==> inputs of job 5823 <==
==> flow/design.v <==
module RstGen(
    input           clk,
    input           asrst_n,
    output wire     srst_n
);
reg  asrst_n_d1, asrst_n_d2;
always @(posedge clk or negedge asrst_n) begin
    if (!asrst_n) begin
        asrst_n_d1 <= 1'b0;
        asrst_n_d2 <= 1'b0;
    end
    else begin
        asrst_n_d1 <= asrst_n;
        asrst_n_d2 <= asrst_n_d1;
    end
end
assign srst_n = asrst_n_d2;
endmodule
module RoundRobinArbiter(
    input wire clk,
    input wire asrst,            
    input wire en,
    input wire [2:0] req_vld,
    output reg [2:0] o_grant
);
reg [2:0] last_grant;            
always @(*) begin
    if (en)
        case (last_grant)
            'b001: begin
                if      (req_vld[1]) o_grant = 3'b010;
                else if (req_vld[2]) o_grant = 3'b100;
                else if (req_vld[0]) o_grant = 3'b001;
                else                 o_grant = 3'b000;
            end
            'b010: begin
                if      (req_vld[2]) o_grant = 3'b100;
                else if (req_vld[0]) o_grant = 3'b001;
                else if (req_vld[1]) o_grant = 3'b010;
                else                 o_grant = 3'b000;
            end
            'b100: begin
                if      (req_vld[0]) o_grant = 3'b001;
                else if (req_vld[1]) o_grant = 3'b010;
                else if (req_vld[2]) o_grant = 3'b100;
                else                 o_grant = 3'b000;
            end
            default: o_grant <= 3'b000;
        endcase
    else
        o_grant <= 3'b000;
end
always @(posedge clk or posedge asrst) begin
    if (asrst) last_grant <= 'b100;
    else if (en && (| req_vld)) begin
        last_grant <= o_grant;
    end
end
endmodule
module SyncFIFO #(
    parameter DEPTH = 192,
    parameter WIDTH = 8
)(
    input                           clk,
    input                           asrst,   
    input                           wren,    
    input           [WIDTH-1:0]     wrdata,  
    output   wire                   full,    
    input                           rden,    
    output   reg    [WIDTH-1:0]     rddata,  
    output   wire                   empty    
);
localparam ADDR_WIDTH = $clog2(DEPTH);       
reg  [WIDTH-1:0] mem [0:DEPTH-1];            
reg  [ADDR_WIDTH-1:0] wrptr;                 
reg  [ADDR_WIDTH-1:0] rdptr;
reg  [ADDR_WIDTH:0] cnt;                     
always @(posedge clk or posedge asrst) begin
    if (asrst) begin
        rdptr  <= 'd0;
        rddata <= 'd0;
    end 
    else if (rden && !empty) begin
        rddata <= mem[rdptr];
        if (rdptr < DEPTH - 1) 
            rdptr <= rdptr + 'd1;
        else rdptr <= 'd0;
    end
end
always @(posedge clk or posedge asrst) begin
    if (asrst) begin
        wrptr <= 'd0;
    end 
    else if (wren && !full) begin
        mem[wrptr] <= wrdata;
        if (wrptr < DEPTH - 1) 
            wrptr <= wrptr + 'd1;
        else wrptr <= 'd0;
    end
end
always @(posedge clk or posedge asrst) begin
    if (asrst) 
        cnt <= 'd0;
    else if ((wren && !full) && !(rden && !empty))
        cnt <= cnt + 'd1;
    else if (!(wren && !full) && (rden && !empty))
        cnt <= cnt - 'd1;
end
assign full = (cnt == DEPTH);
assign empty = (cnt == 0);
endmodule
module SyncFIFO_Bypass #(
    parameter   DEPTH = 8,
    parameter   WIDTH = 64
)(
    input                       CLK,
    input                       Reset,       
    input                       i_WrEn,      
    input       [WIDTH-1:0]     i_WrData,    
    output wire                 o_Valid,     
    output wire [WIDTH-1:0]     o_Data,
    input                       i_Grant,
    output wire                 o_Grant
);
wire                    fifo_wren, fifo_rden;
wire                    fifo_empty;
wire  [WIDTH-1:0]       fifo_wrdata, fifo_rddata;
reg   [WIDTH-1:0]       i_WrData_reg;        
reg                     i_Grant_reg;         
reg                     fifo_empty_reg;      
always @(posedge CLK) begin
    i_WrData_reg <= i_WrData;
    i_Grant_reg  <= i_Grant;
    fifo_empty_reg <= fifo_empty;
end
assign o_Valid = i_Grant_reg;
assign fifo_wren = (i_WrEn && i_Grant && fifo_empty) ? 0 : i_WrEn;
assign fifo_wrdata = i_WrData;
assign fifo_rden = i_Grant;
assign o_Grant = fifo_empty ? i_WrEn : 1;
assign o_Data  = (i_Grant_reg && fifo_empty_reg) ? i_WrData_reg : fifo_rddata;
SyncFIFO #(
    .DEPTH      ( DEPTH         ),
    .WIDTH      ( WIDTH         )
)u_SyncFIFO(
    .clk        ( CLK           ),
    .asrst      ( Reset         ),
    .wren       ( fifo_wren     ),
    .wrdata     ( fifo_wrdata   ),
    .full       (               ),
    .rden       ( fifo_rden     ),
    .rddata     ( fifo_rddata   ),
    .empty      ( fifo_empty    )
);
endmodule
module PassC #(
    parameter WIDTH = 8
)(
    input                       CLK,
    input                       Reset,       
    input                       i_WrEn,      
    input       [WIDTH-1:0]     i_WrData,    
    output reg                  o_Valid,     
    output reg  [WIDTH-1:0]     o_Data,
    input                       i_Grant,
    output wire                 o_Grant
);
assign o_Grant = i_WrEn;
always @(posedge CLK or posedge Reset) begin
    if (Reset)
        o_Valid <= 'd0;
    else
        o_Valid <= i_Grant;
end
always @(posedge CLK or posedge Reset) begin
    if (Reset)
        o_Data  <= 'd0;
    else if (i_Grant)
        o_Data  <= i_WrData;
end
endmodule
module ArbTop #(
    parameter   FIFO_DEPTH = 8,
    parameter   WIDTH = 64
)(
    input                       CLK,
    input                       ASynReset_N,
    input                       i_DataValid_A, i_DataValid_B, i_DataValid_C,
    input       [WIDTH-1:0]     i_DataIn_A,    i_DataIn_B,    i_DataIn_C,
    input                       i_DataGrant_D,
    output wire                 o_DataValid_D,
    output wire [WIDTH-1:0]     o_DataOut_D,
    output wire                 o_DataGrant_A, o_DataGrant_B, o_DataGrant_C
);
wire                SynReset_N;
wire  [2:0]         arb_req, arb_grant;
wire                PassA_DataVld, PassB_DataVld, PassC_DataVld;
wire  [WIDTH-1:0]   PassA_Data,    PassB_Data,    PassC_Data;
assign {o_DataGrant_C, o_DataGrant_B, o_DataGrant_A} = arb_grant;
assign o_DataValid_D = (PassA_DataVld || PassB_DataVld || PassC_DataVld);
assign o_DataOut_D = PassA_DataVld ? PassA_Data :
                     PassB_DataVld ? PassB_Data :
                     PassC_DataVld ? PassC_Data :
                     0;
RstGen u_RstGen(
    .clk        ( CLK           ),
    .asrst_n    ( ASynReset_N   ),
    .srst_n     ( SynReset_N    )
);
RoundRobinArbiter u_RoundRobinArbiter(
    .clk        ( CLK           ),
    .asrst      ( ~SynReset_N   ),
    .en         ( i_DataGrant_D ),
    .req_vld    ( arb_req       ),
    .o_grant    ( arb_grant     )
);
SyncFIFO_Bypass #(
    .DEPTH      ( FIFO_DEPTH    ),
    .WIDTH      ( WIDTH         )
) u_PassA (
    .CLK        ( CLK           ),
    .Reset      ( ~SynReset_N   ),
    .i_Grant    ( arb_grant[0]  ),
    .i_WrEn     ( i_DataValid_A ),
    .i_WrData   ( i_DataIn_A    ),
    .o_Grant    ( arb_req[0]    ),
    .o_Valid    ( PassA_DataVld ),
    .o_Data     ( PassA_Data    )
);
SyncFIFO_Bypass #(
    .DEPTH      ( FIFO_DEPTH    ),
    .WIDTH      ( WIDTH         )
) u_PassB (
    .CLK        ( CLK           ),
    .Reset      ( ~SynReset_N   ),
    .i_Grant    ( arb_grant[1]  ),
    .i_WrEn     ( i_DataValid_B ),
    .i_WrData   ( i_DataIn_B    ),
    .o_Grant    ( arb_req[1]    ),
    .o_Valid    ( PassB_DataVld ),
    .o_Data     ( PassB_Data    )
);
PassC #(
    .WIDTH      ( WIDTH         )
)u_PassC (
    .CLK        ( CLK           ),
    .Reset      ( ~SynReset_N   ),
    .i_Grant    ( arb_grant[2]  ),
    .i_WrEn     ( i_DataValid_C ),
    .i_WrData   ( i_DataIn_C    ),
    .o_Grant    ( arb_req[2]    ),
    .o_Valid    ( PassC_DataVld ),
    .o_Data     ( PassC_Data    )
);
endmodule
==> flow/run.sh <==
#!/bin/bash
# the make line also repeats each setting of config.mk as NAME=value (left out here)
make -C /OpenROAD-flow-scripts/flow DESIGN_CONFIG=/design/flow/config.mk WORK_HOME=/design/flow/orfs CLKGATE_MAP_FILE= finish
==> flow/config.mk <==
export PLATFORM = sky130hd
export DESIGN_NAME = ArbTop
export DESIGN_NICKNAME = ArbTop
export VERILOG_FILES = /design/flow/design.v
export SDC_FILE = /design/flow/constraint.sdc
export NUM_CORES = 4
export LEC_CHECK = 0
export CAP_MARGIN = 20
export CORE_MARGIN = 3
export CORE_UTILIZATION = 58
export CTS_CLUSTER_SIZE = 36
export PLACE_DENSITY_LB_ADDON = 0.2
export SETUP_SLACK_MARGIN = 0.19
export SLEW_MARGIN = 30
==> flow/constraint.sdc <==
create_clock -name core_clock -period 2.9 [get_ports {CLK}]
set_input_delay 0.5800 -clock core_clock [delete_from_list [all_inputs] [get_ports {CLK}]]
set_output_delay 0.5800 -clock core_clock [all_outputs]
set_load 0.01 [all_outputs]
==> inputs of job 6480, as changes to job 5823 <==
Settings changed: CORE_MARGIN 3 to 2, CORE_UTILIZATION 58 to 40, CTS_CLUSTER_SIZE 36 to unset, PLACE_DENSITY_LB_ADDON 0.2 to unset, SETUP_SLACK_MARGIN 0.19 to -0.24, SLEW_MARGIN 30 to 20.
==> flow/constraint.sdc (replaced) <==
create_clock -name core_clock -period 4.93 [get_ports {CLK}]
set_input_delay 0.9860 -clock core_clock [delete_from_list [all_inputs] [get_ports {CLK}]]
set_output_delay 0.9860 -clock core_clock [all_outputs]
set_load 0.01 [all_outputs]
==> inputs of job 4247, as changes to job 5823 <==
Settings changed: ABC_AREA set to 0, CAP_MARGIN 20 to 35, CELL_PAD_IN_SITES_DETAIL_PLACEMENT set to 2, CORE_MARGIN 3 to 9, CORE_UTILIZATION 58 to 40, CTS_CLUSTER_SIZE 36 to unset, MAX_ROUTING_LAYER set to met4, MIN_ROUTING_LAYER set to met2, PLACE_DENSITY_LB_ADDON 0.2 to 0.07, SETUP_SLACK_MARGIN 0.19 to unset, SLEW_MARGIN 30 to 20.
==> flow/constraint.sdc (replaced) <==
create_clock -name core_clock -period 4.05 [get_ports {CLK}]
set_input_delay 0.8100 -clock core_clock [delete_from_list [all_inputs] [get_ports {CLK}]]
set_output_delay 0.8100 -clock core_clock [all_outputs]
set_load 0.01 [all_outputs]
==> inputs of job 4257, as changes to job 5823 <==
Settings changed: ABC_AREA set to 1, CAP_MARGIN 20 to 40, CORE_MARGIN 3 to 2, CORE_UTILIZATION 58 to 72, CTS_CLUSTER_DIAMETER set to 336, CTS_CLUSTER_SIZE 36 to 17, PLACE_DENSITY_LB_ADDON 0.2 to unset, SETUP_SLACK_MARGIN 0.19 to -0.28, SLEW_MARGIN 30 to 20, TNS_END_PERCENT set to 70.
==> flow/constraint.sdc (replaced) <==
create_clock -name core_clock -period 2.74 [get_ports {CLK}]
set_input_delay 0.5480 -clock core_clock [delete_from_list [all_inputs] [get_ports {CLK}]]
set_output_delay 0.5480 -clock core_clock [all_outputs]
set_load 0.01 [all_outputs]
==> results.toml <==
# generated from flow reports
[grt]
grt_start_max_net_pins = 97

[cells_and_area]
post-route-util = 0.490
final_design_area_no_fill_um2 = 62800

[run_status]
outcome = "finished with violations"
check-failures = "setup timing"

[final_timing]
postLayoutSetupSlackWorst_ns = -0.0344
report.final.setup_viol = 2
-- figures above: job 4247

==> results.toml <==
# generated from flow reports
[run_status]
outcome = "finished with violations"
check-failures = "setup timing"

[grt]
grt_start_max_net_pins = 153
busiest_layer = "met2"

[final_timing]
postLayoutSetupSlackWorst_ns = -0.160
report.final.setup_viol = 53
final_min_period_over_clock_period = 1.06

[detailed_routing]
wl_met2_um = 70300

[setup_path]
data_required_time_of_the_critical_path_ns = 2.19
setup.worst_path.class = "reg -> out"

[cells_and_area]
fillers = 3702
final_design_area_no_fill_um2 = 61500
-- figures above: job 4257

==> results.toml <==
# generated from flow reports
[run_status]
outcome = "finished with violations"
check-failures = "setup timing"

[power]
p_int_uw = 34700

[setup_path]
cp.buffers_inverters = 4
worst_r2r_src = "u_RoundRobinArbiter.last_grant[1]"

[die]
initial_core_util = 0.586

[final_timing]
postLayoutSetupSlackWorst_ns = -0.176
report.final.setup_viol = 63

[detailed_routing]
met3WireLength_um = 13500

[cells_and_area]
post-route-util = 0.729
n_clock_buffer = 200
comb_cell_area_um2 = 13600

[hold_path]
hold_path.startpoint = "u_RstGen.asrst_n_d1"

[synth]
number_of_synthesized_register_bits = 1374
-- figures above: job 5823

==> results.toml <==
# generated from flow reports
[run_status]
outcome = "finished clean"

[cells_and_area]
final_design_area_no_fill_um2 = 61500
post-route-util = 0.476

[final_timing]
postLayoutSetupSlackWorst_ns = 0.471
report.final.setup_viol = 0

[grt]
grt_start_max_net_pins = 69

[power]
power-per-cell-area_nw_per_um2 = 429
-- figures above: job 6480

No activity file was given, so power comes from the tool's default toggle rates.
